== job 8976 ==
## riscv_pipe
module riscv_pipe (
	input  wire        CLK,
	input  wire        RSTn,
	output wire [11:0] I_MEM_ADDR,
	input  wire [31:0] I_MEM_DI,
	output wire [11:0] D_MEM_ADDR,
	output wire [31:0] D_MEM_DOUT,
	input  wire [31:0] D_MEM_DI,
	output wire        D_MEM_WEN,
	output wire        RF_WE,
	output wire [4:0]  RF_WA,
	output wire [31:0] RF_WD,
	output wire        HALT
);
	wire [4:0]  ra1, ra2;
	wire [31:0] rd1, rd2;
	RISCV_TOP core (
		.CLK         (CLK),
		.RSTn        (RSTn),
		.I_MEM_CSN   (),
		.I_MEM_DI    (I_MEM_DI),
		.I_MEM_ADDR  (I_MEM_ADDR),
		.D_MEM_CSN   (),
		.D_MEM_DI    (D_MEM_DI),
		.D_MEM_DOUT  (D_MEM_DOUT),
		.D_MEM_ADDR  (D_MEM_ADDR),
		.D_MEM_WEN   (D_MEM_WEN),
		.D_MEM_BE    (),
		.RF_WE       (RF_WE),
		.RF_RA1      (ra1),
		.RF_RA2      (ra2),
		.RF_WA1      (RF_WA),
		.RF_RD1      (rd1),
		.RF_RD2      (rd2),
		.RF_WD       (RF_WD),
		.HALT        (HALT),
		.OUTPUT_PORT ()
	);
	REG_FILE #(
		.DWIDTH (32),
		.MDEPTH (32),
		.AWIDTH (5)
	) rf (
		.CLK  (CLK),
		.WE   (RF_WE),
		.RSTn (RSTn),
		.RA1  (ra1),
		.RA2  (ra2),
		.WA   (RF_WA),
		.WD   (RF_WD),
		.RD1  (rd1),
		.RD2  (rd2)
	);
endmodule
Settings: LEC_CHECK=0, ABC_AREA=1, CAP_MARGIN=40, CELL_PAD_IN_SITES_DETAIL_PLACEMENT=1, CELL_PAD_IN_SITES_GLOBAL_PLACEMENT=0, CORE_ASPECT_RATIO=0.8, CORE_MARGIN=8, CORE_UTILIZATION=47, CTS_CLUSTER_DIAMETER=255, GPL_ROUTABILITY_DRIVEN=1, GPL_TIMING_DRIVEN=0, HOLD_SLACK_MARGIN=0.04, MAX_ROUTING_LAYER=met4, PLACE_DENSITY_LB_ADDON=0.19, SETUP_SLACK_MARGIN=2.27, SLEW_MARGIN=20; clock period 7.63 ns.
run.sh (not shown) runs the stock make flow with config.mk's settings and CLKGATE_MAP_FILE=.
The log for job 8976 ends in global routing with error GRT-0116, so the run never completed.
Here is what was changed in the inputs of job 6554 compared with job 8976.
Settings: a deleted PLACE_DENSITY_LB_ADDON that had been 0.19; a change of CORE_MARGIN from 8 to 2; a deleted MAX_ROUTING_LAYER that had been met4; an added CTS_CLUSTER_SIZE of 98; a deleted CTS_CLUSTER_DIAMETER that had been 255; a deleted SETUP_SLACK_MARGIN that had been 2.27; a deleted GPL_TIMING_DRIVEN that had been 0; a deleted CORE_ASPECT_RATIO that had been 0.8; a change of CAP_MARGIN from 40 to 20; a deleted HOLD_SLACK_MARGIN that had been 0.04; a deleted ABC_AREA that had been 1; a change of CORE_UTILIZATION from 47 to 69; a deleted CELL_PAD_IN_SITES_GLOBAL_PLACEMENT that had been 0; a deleted CELL_PAD_IN_SITES_DETAIL_PLACEMENT that had been 1; a deleted GPL_ROUTABILITY_DRIVEN that had been 1; a change of the clock period (ns, I/O delays scaled along) from 7.63 to 9.63.
[summary]
- No stage failed in job 6554, and the final checks on the layout all came back clean.
- | placed cell area | higher: job 8976 |
- Re number of placed instances with taps included: job 6554 and job 8976 aren't equal, and the lower value belongs to job 6554.
- When the final numbers for job 6554 and job 8976 were put side by side, the area fraction in and, or, nand and nor cells after synthesis turned out to be smaller in job 6554.
- From job 8976 to job 6554 the numbers moved as follows: yosys-reported design area after synthesis decreased 0.85%, post-synthesis cell area decreased 0.85%.
diff inputs: job 6554 => job 169
Settings: a change of CTS_CLUSTER_SIZE from 98 to 20; an added CTS_CLUSTER_DIAMETER of 353; a change of CORE_UTILIZATION from 69 to 70; an added HOLD_SLACK_MARGIN of -0.1; an added SETUP_SLACK_MARGIN of -0.18; a change of CAP_MARGIN from 20 to 0; a change of the clock period (ns, I/O delays scaled along) from 9.63 to 3.1.
[summary]
| half-perimeter wire length after detailed placement | job 169 vs job 6554 | worse |
Job 6554 and job 169 ended up with nearly the same mean area per synthesized cell.
FAIL job 169 @ global routing: tool exited with error
Job 6554 finished every step from synthesis to the final layout, and the layout passed the timing, design-rule and antenna checks.
From job 6554 to job 169 the numbers moved as follows: post-placement cell count went up by about 9%; synthesized cell count closely matched the old numbers; total placed instance area shows an increase of 8.4%.
Job 169 -> job 6554: count of buffers from port buffering flat
Total die size delta for job 169 relative to job 6554: 1.4% lower
From job 6554 to job 169, cell row count did not move at all.
The inputs of job 8378 differ from those of job 169 as listed below.
Settings: CTS_CLUSTER_DIAMETER: 353 -> 328; PLACE_DENSITY: unset -> 0.4; CTS_CLUSTER_SIZE: 20 -> 98; CAP_MARGIN: 0 -> 20; CORE_ASPECT_RATIO: unset -> 1.31; TNS_END_PERCENT: unset -> 5; CORE_UTILIZATION: 70 -> 54; CELL_PAD_IN_SITES_GLOBAL_PLACEMENT: unset -> 2; HOLD_SLACK_MARGIN: -0.1 -> unset; ABC_AREA: unset -> 1; SETUP_SLACK_MARGIN: -0.18 -> 1.85; the clock period (ns, I/O delays scaled along): 3.1 -> 6.5.
==> results <==
Job 8378: it failed during global placement without I/O, and the tool reported GPL-0301. Cmp job 8378 and job 169 / mux contribution to synthesized area / higher: job 169. For horizontal die size, job 169 and job 8378 come out practically identical. [compare] base=job 169 new=job 8378: number of rows in the core area increased by 37 relative to the old numbers, adder and majority gate portion of the synthesized area held steady. From job 169 to job 8378 the numbers moved as follows: placeable core area higher; total die size picked up an extra 30%; overall die height picked up an extra 30%. Summary — part of the Yosys area used for sequential elements, job 8378 relative to job 169: lower, by 0.42 points.

========
riscv_pipe again, from the RTL that the note above started with.
==> flow/config.mk <==
export PLATFORM = sky130hd
export DESIGN_NAME = riscv_pipe
export DESIGN_NICKNAME = riscv_pipe
export VERILOG_FILES = /design/flow/design.v
export SDC_FILE = /design/flow/constraint.sdc
export NUM_CORES = 4
export LEC_CHECK = 0
export CAP_MARGIN = 5
export CORE_MARGIN = 2
export CORE_UTILIZATION = 65
export CTS_CLUSTER_DIAMETER = 355
export SLEW_MARGIN = 20
==> flow/constraint.sdc <==
create_clock -name core_clock -period 3.01 [get_ports {CLK}]
set_input_delay 0.6020 -clock core_clock [delete_from_list [all_inputs] [get_ports {CLK}]]
set_output_delay 0.6020 -clock core_clock [all_outputs]
set_load 0.01 [all_outputs]
The first run completed and failed the layout checks on negative setup slack.
Next try:
--- a/flow/config.mk
+++ b/flow/config.mk
@@ -6,7 +6,14 @@
 export NUM_CORES = 4
 export LEC_CHECK = 0
-export CAP_MARGIN = 5
+export ABC_AREA = 1
+export CAP_MARGIN = 20
+export CELL_PAD_IN_SITES_DETAIL_PLACEMENT = 2
 export CORE_MARGIN = 2
-export CORE_UTILIZATION = 65
-export CTS_CLUSTER_DIAMETER = 355
+export CORE_UTILIZATION = 27
+export CTS_CLUSTER_DIAMETER = 177
+export GPL_ROUTABILITY_DRIVEN = 0
+export GPL_TIMING_DRIVEN = 0
+export HOLD_SLACK_MARGIN = 0.06
+export MAX_ROUTING_LAYER = met4
+export MIN_ROUTING_LAYER = met2
 export SLEW_MARGIN = 20
==> flow/constraint.sdc (replaced) <==
create_clock -name core_clock -period 8.31 [get_ports {CLK}]
set_input_delay 1.6620 -clock core_clock [delete_from_list [all_inputs] [get_ports {CLK}]]
set_output_delay 1.6620 -clock core_clock [all_outputs]
set_load 0.01 [all_outputs]
The new run ended with an error in global routing (5_1_grt) (GRT-0116); area after synthesis increases by about 0.9%; die area increases by about 140%; synthesized cell count rose by about 60%.
Next try:
==> flow/config.mk (replaced) <==
export PLATFORM = sky130hd
export DESIGN_NAME = riscv_pipe
export DESIGN_NICKNAME = riscv_pipe
export VERILOG_FILES = /design/flow/design.v
export SDC_FILE = /design/flow/constraint.sdc
export NUM_CORES = 4
export LEC_CHECK = 0
export CAP_MARGIN = 20
export CELL_PAD_IN_SITES_DETAIL_PLACEMENT = 1
export CORE_MARGIN = 2
export CORE_UTILIZATION = 30
export SLEW_MARGIN = 20
==> flow/constraint.sdc (replaced) <==
create_clock -name core_clock -period 6.5 [get_ports {CLK}]
set_input_delay 1.3000 -clock core_clock [delete_from_list [all_inputs] [get_ports {CLK}]]
set_output_delay 1.3000 -clock core_clock [all_outputs]
set_load 0.01 [all_outputs]
Effect: The changed run finished clean. Die size fell by 11%. Synthesized cell count fell by 39%. Synthesized area fell by 0.85%.
Next try:
--- a/flow/config.mk
+++ b/flow/config.mk
@@ -7,6 +7,5 @@
 export LEC_CHECK = 0
 export CAP_MARGIN = 20
-export CELL_PAD_IN_SITES_DETAIL_PLACEMENT = 1
 export CORE_MARGIN = 2
-export CORE_UTILIZATION = 30
+export CORE_UTILIZATION = 40
 export SLEW_MARGIN = 20
==> flow/constraint.sdc (replaced) <==
create_clock -name core_clock -period 5.3 [get_ports {CLK}]
set_input_delay 1.0600 -clock core_clock [delete_from_list [all_inputs] [get_ports {CLK}]]
set_output_delay 1.0600 -clock core_clock [all_outputs]
set_load 0.01 [all_outputs]
After rerunning: The new run passed the timing, design-rule and antenna checks. Sequential share of layout area is higher by 0.25 points. Clock power increases by 23%. Combinational power grows by 20%.

========
riscv_pipe again, from the RTL that the note above started with.
clock: 3.37 ns
lec_check: 0
cap_margin: 20
core_margin: 2
core_utilization: 65
cts_cluster_diameter: 41
setup_slack_margin: 0.85
slew_margin: 20
The baseline finished but failed the layout checks on negative setup slack.
Then changed:
Settings changed: CELL_PAD_IN_SITES_DETAIL_PLACEMENT from default to 1, CELL_PAD_IN_SITES_GLOBAL_PLACEMENT from default to 3, CORE_ASPECT_RATIO from default to 0.95, CORE_UTILIZATION 65 to 30, CTS_CLUSTER_DIAMETER 41 to default, HOLD_SLACK_MARGIN from default to 0.04, SETUP_SLACK_MARGIN 0.85 to default.
Clock period 3.37 ns to 6.5 ns, I/O delays scaled along.
- This time the run completed with no timing, DRC or antenna violations
- sequential share of layout area grows by 3.0 points
- via count shrinks by 17%
- die size grows by 120%
- wire length grows by 5.7%
- cell count grows by 14%
- setup slack improves by 1.2 ns
- global-route usage shrinks by 25 points
- clock power shrinks by 49%
- cell area shrinks by 6.9%
- first-iteration DRC count shrinks by 51%
Then changed:
Settings changed: CELL_PAD_IN_SITES_DETAIL_PLACEMENT 1 to default, CELL_PAD_IN_SITES_GLOBAL_PLACEMENT 3 to default, CORE_ASPECT_RATIO 0.95 to default, CORE_UTILIZATION 30 to 55, HOLD_SLACK_MARGIN 0.04 to default.
Clock period 6.5 ns to 5.3 ns, I/O delays scaled along.
Outcome: The new run passed the timing, design-rule and antenna checks. Core utilization grows by 28 points. Power grows by about a fifth. Fmax grows by about a fifth. Clock power grows by roughly a tenth. Worst setup slack got worse by 0.49 ns. Area after synthesis stays the same. Register-to-register slack got worse by 0.49 ns.
Then changed:
Settings changed: CAP_MARGIN 20 to 10, CORE_UTILIZATION 55 to 72, CTS_CLUSTER_DIAMETER from default to 364, CTS_CLUSTER_SIZE from default to 41, HOLD_SLACK_MARGIN from default to -0.08, PLACE_DENSITY from default to 0.66, SETUP_SLACK_MARGIN from default to -0.31.
Clock period 5.3 ns to 3.0 ns, I/O delays scaled along.
After rerunning:
- The changed run never finished: it broke off in 5_1_grt
- area after synthesis stays the same
- die size is lower by 23%
- synthesized cell count is unchanged
Then changed:
Settings changed: CAP_MARGIN 10 to 20, CORE_UTILIZATION 72 to 27, CTS_CLUSTER_DIAMETER 364 to default, CTS_CLUSTER_SIZE 41 to default, HOLD_SLACK_MARGIN -0.08 to default, PLACE_DENSITY 0.66 to default, SETUP_SLACK_MARGIN -0.31 to default.
Clock period 3.0 ns to 9.63 ns, I/O delays scaled along.
The new run passed the timing, design-rule and antenna checks.
Die size went up to 2.6 times its value.
Synthesized cell count is unchanged.
Area after synthesis stays the same.

========
riscv_pipe again, from the RTL that the note above started with.
==> flow/config.mk <==
export PLATFORM = sky130hd
export DESIGN_NAME = riscv_pipe
export DESIGN_NICKNAME = riscv_pipe
export VERILOG_FILES = /design/flow/design.v
export SDC_FILE = /design/flow/constraint.sdc
export NUM_CORES = 4
export LEC_CHECK = 0
export ABC_AREA = 1
export CAP_MARGIN = 25
export CELL_PAD_IN_SITES_GLOBAL_PLACEMENT = 1
export CORE_MARGIN = 5
export CORE_UTILIZATION = 46
export CTS_CLUSTER_DIAMETER = 191
export CTS_CLUSTER_SIZE = 33
export GPL_TIMING_DRIVEN = 0
export MAX_ROUTING_LAYER = met5
export MIN_ROUTING_LAYER = met2
export PLACE_DENSITY = 0.37
export SETUP_SLACK_MARGIN = 0.01
export SLEW_MARGIN = 15
export TNS_END_PERCENT = 95
==> flow/constraint.sdc <==
create_clock -name core_clock -period 7.32 [get_ports {CLK}]
set_input_delay 1.4640 -clock core_clock [delete_from_list [all_inputs] [get_ports {CLK}]]
set_output_delay 1.4640 -clock core_clock [all_outputs]
set_load 0.01 [all_outputs]
The baseline died in global routing with GRT-0116.
==> next run, changes <==
==> flow/config.mk (replaced) <==
export PLATFORM = sky130hd
export DESIGN_NAME = riscv_pipe
export DESIGN_NICKNAME = riscv_pipe
export VERILOG_FILES = /design/flow/design.v
export SDC_FILE = /design/flow/constraint.sdc
export NUM_CORES = 4
export LEC_CHECK = 0
export CAP_MARGIN = 20
export CORE_MARGIN = 2
export CORE_UTILIZATION = 68
export CTS_CLUSTER_SIZE = 41
export SLEW_MARGIN = 20
==> flow/constraint.sdc (replaced) <==
create_clock -name core_clock -period 4.36 [get_ports {CLK}]
set_input_delay 0.8720 -clock core_clock [delete_from_list [all_inputs] [get_ports {CLK}]]
set_output_delay 0.8720 -clock core_clock [all_outputs]
set_load 0.01 [all_outputs]
After rerunning:
- The new run stopped in global routing (ODB-0269)
- synthesized cell count falls by well over a third
- synthesized area goes down slightly
- die size decreases by a quarter to a third
==> next run, changes <==
--- a/flow/config.mk
+++ b/flow/config.mk
@@ -6,7 +6,10 @@
 export NUM_CORES = 4
 export LEC_CHECK = 0
-export CAP_MARGIN = 20
+export CAP_MARGIN = 0
 export CORE_MARGIN = 2
-export CORE_UTILIZATION = 68
-export CTS_CLUSTER_SIZE = 41
+export CORE_UTILIZATION = 70
+export CTS_CLUSTER_DIAMETER = 353
+export CTS_CLUSTER_SIZE = 19
+export HOLD_SLACK_MARGIN = 0.3
+export SETUP_SLACK_MARGIN = -0.18
 export SLEW_MARGIN = 20
==> flow/constraint.sdc (replaced) <==
create_clock -name core_clock -period 3.1 [get_ports {CLK}]
set_input_delay 0.6200 -clock core_clock [delete_from_list [all_inputs] [get_ports {CLK}]]
set_output_delay 0.6200 -clock core_clock [all_outputs]
set_load 0.01 [all_outputs]
The changed run did not get past global routing.
Synthesized area does not change.
Die area shrinks by 2.8%.
Synthesized cell count is unchanged.
==> next run, changes <==
==> flow/config.mk (replaced) <==
export PLATFORM = sky130hd
export DESIGN_NAME = riscv_pipe
export DESIGN_NICKNAME = riscv_pipe
export VERILOG_FILES = /design/flow/design.v
export SDC_FILE = /design/flow/constraint.sdc
export NUM_CORES = 4
export LEC_CHECK = 0
export ABC_AREA = 1
export CAP_MARGIN = 40
export CELL_PAD_IN_SITES_DETAIL_PLACEMENT = 1
export CELL_PAD_IN_SITES_GLOBAL_PLACEMENT = 3
export CORE_ASPECT_RATIO = 0.95
export CORE_MARGIN = 2
export CORE_UTILIZATION = 30
export HOLD_SLACK_MARGIN = 0.04
export SETUP_SLACK_MARGIN = 1.6
export SLEW_MARGIN = 20
==> flow/constraint.sdc (replaced) <==
create_clock -name core_clock -period 6.5 [get_ports {CLK}]
set_input_delay 1.3000 -clock core_clock [delete_from_list [all_inputs] [get_ports {CLK}]]
set_output_delay 1.3000 -clock core_clock [all_outputs]
set_load 0.01 [all_outputs]
After rerunning: The new run ran to the end with no violations; die size grows by 130%; area after synthesis grows by 0.85%; synthesized cell count grows by 64%.
Power is estimated from default activity; no workload was simulated.
